==> run Z: inputs <==
Design atomik_top_parallel, start of the top module:
module atomik_top_parallel #(
    parameter integer SYS_CLK_HZ = 94_500_000,
    parameter integer BAUD_RATE  = 115200,
    parameter integer N_BANKS    = 4
)(
    input  wire       sys_clk,
    input  wire       sys_rst_n,
    input  wire       uart_rx,
    output wire       uart_tx,
    output wire [5:0] led
);
clock: 3.17 ns
lec_check: 0
abc_area: 1
cap_margin: 20
core_margin: 2
core_utilization: 72
cts_cluster_size: 80
setup_slack_margin: 0.82
slew_margin: 20
run.sh (not shown) runs the stock make flow with config.mk's settings and CLKGATE_MAP_FILE=.
==> run K: changes against run Z <==
CAP_MARGIN = 0   (was 20)
CELL_PAD_IN_SITES_DETAIL_PLACEMENT = 0   (was not set)
CORE_ASPECT_RATIO = 0.88   (was not set)
CTS_CLUSTER_DIAMETER = 27   (was not set)
CTS_CLUSTER_SIZE = 29   (was 80)
GPL_ROUTABILITY_DRIVEN = 1   (was not set)
PLACE_DENSITY_LB_ADDON = 0.2   (was not set)
SETUP_SLACK_MARGIN = 0.77   (was 0.82)
SLEW_MARGIN = 40   (was 20)
==> flow_summary.toml <==
# implementation run metrics
[status]
outcome = "finished with violations"
so_faults = "setup timing"

[final_layout]
n_clock_buffer = 205
nFillCells = 2429
fin_cells = 5562

[final_timing]
setup_viol = 1
fin_ws_ns = -0.06771

[critical_path]
path_cells = "nand2_1 -> nand4_1 -> buf_4 -> buf_4 -> buf_6 -> buf_6 -> buf_6 -> buf_6 -> buf_6 -> buf_4 -> buf_6 -> buf_6 -> buf_4 -> buf_6 -> buf_6 -> buf_4 -> buf_6 -> buf_4 -> buf_4 -> nand3_2 -> nand3_2 -> o21ai_2"

[grt]
gr-usage-met3_pct = 8.230
The numbers above come from run K.

==> flow_summary.toml <==
# implementation run metrics
[final_layout]
n_clock_buffer = 127
fin_cells = 5421
nFillCells = 3300

[status]
outcome = "no timing/DRC/antenna violations"
The numbers above come from run Z.


==> inputs of wip/garnet <==
atomik_top_parallel again, from the RTL that the note above started with.
## atomik_top_parallel
module atomik_top_parallel #(
    parameter integer SYS_CLK_HZ = 94_500_000,
    parameter integer BAUD_RATE  = 115200,
    parameter integer N_BANKS    = 4
)(
    input  wire       sys_clk,
    input  wire       sys_rst_n,
    input  wire       uart_rx,
    output wire       uart_tx,
    output wire [5:0] led
);
export LEC_CHECK = 0
export CAP_MARGIN = 35
export CELL_PAD_IN_SITES_DETAIL_PLACEMENT = 0
export CORE_MARGIN = 2
export CORE_UTILIZATION = 61
export CTS_CLUSTER_DIAMETER = 266
export CTS_CLUSTER_SIZE = 29
export GPL_ROUTABILITY_DRIVEN = 1
export SETUP_SLACK_MARGIN = -0.38
export SLEW_MARGIN = 20
create_clock -name core_clock -period 5.84 [get_ports {sys_clk}]
==> wip/zinc: changes against wip/garnet <==
- CAP_MARGIN: 35 -> 20
- CELL_PAD_IN_SITES_DETAIL_PLACEMENT: 0 -> not set
- CORE_UTILIZATION: 61 -> 70
- CTS_CLUSTER_DIAMETER: 266 -> not set
- CTS_CLUSTER_SIZE: 29 -> not set
- GPL_ROUTABILITY_DRIVEN: 1 -> not set
- SETUP_SLACK_MARGIN: -0.38 -> 0.8
==> flow/constraint.sdc (replaced) <==
create_clock -name core_clock -period 3.17 [get_ports {sys_clk}]
set_input_delay 0.6340 -clock core_clock [delete_from_list [all_inputs] [get_ports {sys_clk}]]
set_output_delay 0.6340 -clock core_clock [all_outputs]
set_load 0.01 [all_outputs]
==> results <==
wip/garnet completed without violations. wip/zinc completed, yet does not pass: negative setup slack.
Flip-flop count is the same in wip/garnet and wip/zinc.
Against wip/zinc, the die area of wip/garnet is higher by about 14%.
Between wip/garnet and wip/zinc, the lower clock-buffer cell count is in wip/garnet (gap 61).
Total power: wip/zinc is higher than wip/garnet (140%).
In area after synthesis, wip/garnet and wip/zinc do not differ.
In wip/zinc the global-route usage is higher than in wip/garnet, by 6.7 points.
Between wip/zinc and wip/garnet, the lower via count is in wip/garnet (gap about 7.5%, measured against wip/garnet).
In synthesized cell count, wip/garnet and wip/zinc do not differ.
Of wip/garnet and wip/zinc, wip/garnet has the higher worst setup slack (gap 0.93 ns).
==> figures <==
Combinational Area: wip/zinc 14900 um2; wip/garnet 14500 um2
Clock transition time at the flip-flop clock pins of the worst setup and hold paths: wip/zinc 0.06 ns; wip/garnet 0.11 ns
Result of the run: wip/zinc finished with violations; wip/garnet no timing/DRC/antenna violations
Layout check failures: wip/zinc negative setup slack; wip/garnet -
WL met2: wip/zinc 43600 um; wip/garnet 40000 um
Pin count of the biggest net entering global routing: wip/zinc 86; wip/garnet 180
Metal-1 WL: wip/zinc 35800 um; wip/garnet 38100 um
Routability congestion estimate from global placement: wip/zinc 0.805; wip/garnet 0.795
Core region area: wip/zinc 47800 um2; wip/garnet 55100 um2
Pwr/cell area: wip/zinc 487 nW/um2; wip/garnet 216 nW/um2
Clock skew: wip/zinc 0.0222 ns; wip/garnet 0.0302 ns
Worst max-slew margin expressed relative to the limit: wip/zinc 31.6%; wip/garnet 35.3%
Cells on worst reg2reg path: wip/zinc 6; wip/garnet 9
Power consumed by the clock network: wip/zinc 9260 uW; wip/garnet 2540 uW
Vias per cell: wip/zinc 6.42; wip/garnet 6.03
Slowest cell delay on critical path: wip/zinc 0.41 ns; wip/garnet 0.77 ns
Final-layout clock-cell area share: wip/zinc 6.75%; wip/garnet 2.34%
Tally of clock buffers in the finished layout: wip/zinc 113; wip/garnet 52
Share of total power consumed by net switching: wip/zinc 20.0%; wip/garnet 20.6%
Portion of the layout cell area used by non-clock buffers: wip/zinc 3.95%; wip/garnet 1.67%

==> inputs of run a <==
atomik_top_parallel again, from the RTL that the note above started with.
clock: 5.43 ns
lec_check: 0
abc_area: 1
cap_margin: 20
cell_pad_in_sites_detail_placement: 0
cell_pad_in_sites_global_placement: 1
core_aspect_ratio: 0.5
core_margin: 2
core_utilization: 67
cts_cluster_diameter: 278
cts_cluster_size: 98
gpl_routability_driven: 1
place_density: 0.37
setup_slack_margin: 1.51
slew_margin: 20
==> inputs of run b, as changes to run a <==
==> flow/config.mk (replaced) <==
export PLATFORM = sky130hd
export DESIGN_NAME = atomik_top_parallel
export DESIGN_NICKNAME = atomik_top_parallel
export VERILOG_FILES = /design/flow/design.v
export SDC_FILE = /design/flow/constraint.sdc
export NUM_CORES = 4
export LEC_CHECK = 0
export ABC_AREA = 1
export CAP_MARGIN = 15
export CORE_MARGIN = 2
export CORE_UTILIZATION = 72
export CTS_CLUSTER_DIAMETER = 28
export CTS_CLUSTER_SIZE = 14
export PLACE_DENSITY_LB_ADDON = 0.19
export SETUP_SLACK_MARGIN = 0.78
export SLEW_MARGIN = 20
==> flow/constraint.sdc (replaced) <==
create_clock -name core_clock -period 3.19 [get_ports {sys_clk}]
set_input_delay 0.6380 -clock core_clock [delete_from_list [all_inputs] [get_ports {sys_clk}]]
set_output_delay 0.6380 -clock core_clock [all_outputs]
set_load 0.01 [all_outputs]
==> results <==
| item | run b | run a |
|---|---|---|
| Syn Std Cell Area | 0.03652 mm² | 0.03652 mm² |
| Share of cell area taken by muxes after synthesis | 0 | 0 |
| Initial standard-cell utilization of the core | 0.7295 | 0.6785 |
| Post-synthesis share of cell area spent on and, or, nand and nor gates | 0.2627 | 0.2627 |
| Flops after synth | 738 | 738 |
| Area leader, netlist | dfrtp_1 | dfrtp_1 |
| Commonest register cell after synthesis | dfrtp_1 | dfrtp_1 |
| Yosys Chip Area | 0.03652 mm² | 0.03652 mm² |
| Core Box Area | 0.05007 mm² | 0.05383 mm² |
| Proportion of synthesized chip area in sequential cells | 0.5061 | 0.5061 |
| Row cnt | 82 | 60 |
| Distinct cell type count after synthesis | 47 | 47 |
| Area of the die | 0.05254 mm² | 0.05651 mm² |
| Die X | 229.2 µm | 334.2 µm |
| Count of instantiated cells in the yosys netlist | 4636 | 4636 |
| Die Y | 229.2 µm | 169.1 µm |
| Post-Synthesis Cells | 4636 | 4636 |
| Outcome | finished with violations | stopped before the end |
| Failing step | - | 3_1_place_gp_skip_io |
| Reasons for failing layout checks | negative setup slack | - |

==> job 3852: inputs <==
atomik_top_parallel again, from the RTL that the note above started with.
Settings: LEC_CHECK=0, CAP_MARGIN=40, CELL_PAD_IN_SITES_DETAIL_PLACEMENT=0, CORE_MARGIN=2, CORE_UTILIZATION=40, CTS_CLUSTER_DIAMETER=278, CTS_CLUSTER_SIZE=29, GPL_ROUTABILITY_DRIVEN=1, SETUP_SLACK_MARGIN=0.77, SLEW_MARGIN=20, TNS_END_PERCENT=5; clock period 5.43 ns.
==> job 4695: changes against job 3852 <==
==> flow/config.mk (replaced) <==
export PLATFORM = sky130hd
export DESIGN_NAME = atomik_top_parallel
export DESIGN_NICKNAME = atomik_top_parallel
export VERILOG_FILES = /design/flow/design.v
export SDC_FILE = /design/flow/constraint.sdc
export NUM_CORES = 4
export LEC_CHECK = 0
export ABC_AREA = 1
export CAP_MARGIN = 15
export CORE_MARGIN = 2
export CORE_UTILIZATION = 72
export CTS_CLUSTER_SIZE = 14
export HOLD_SLACK_MARGIN = 0.29
export PLACE_DENSITY_LB_ADDON = 0.19
export SETUP_SLACK_MARGIN = 0.78
export SLEW_MARGIN = 20
==> flow/constraint.sdc (replaced) <==
create_clock -name core_clock -period 3.21 [get_ports {sys_clk}]
set_input_delay 0.6420 -clock core_clock [delete_from_list [all_inputs] [get_ports {sys_clk}]]
set_output_delay 0.6420 -clock core_clock [all_outputs]
set_load 0.01 [all_outputs]
==> comparison table <==
quantity                                                                           job 4695                 job 3852
Outcome                                                             complete, no violations  complete, no violations
Largest driver fanout on the critical path                                                4                        3
Top-area cell share                                                                   49.6%                    53.3%
Capture point of the worst reg-to-reg path                         par_initial_state_in[53]            tx_buffer[41]
Int Pwr                                                                             14.6 mW                  6.54 mW
Flip-flop and latch share of the layout cell area                                     45.6%                    51.3%
Startpoint of the worst-slack reg-to-reg timing path                            byte_cnt[0]           tx_byte_cnt[2]
Number of fill cells                                                                   3203                     7995
Tally of OpenROAD warnings                                                               37                       41
Count of cells resized by post-cts repair                                                70                        0
Number of cells on the critical path                                                     12                        6
Nonclk buf count                                                                         94                       60
Min setup slack post-route                                                           254 ps                  1060 ps
Number of antenna violations at the first check in global routing                         0                        1
Drt initial violations                                                                 3063                     1950
Routability congestion estimate                                                       0.905                    0.762
XOR/XNOR share of the synthesized area                                                4.20%                    7.97%
Number of buffers added for setup after CTS                                              16                        0
Floorplan Core Area                                                              0.0501 mm²               0.0838 mm²
Routed Wire Length                                                                  92.6 mm                  84.4 mm
Vias/cell                                                                              5.83                     5.33
Slowest cell on the critical path                                  sky130_fd_sc_hd__dfrtp_1   sky130_fd_sc_hd__or4_1
Worst R2R Path Depth                                                                      9                        8
Power figures rest on the tool's default switching activity, not on a simulated workload.
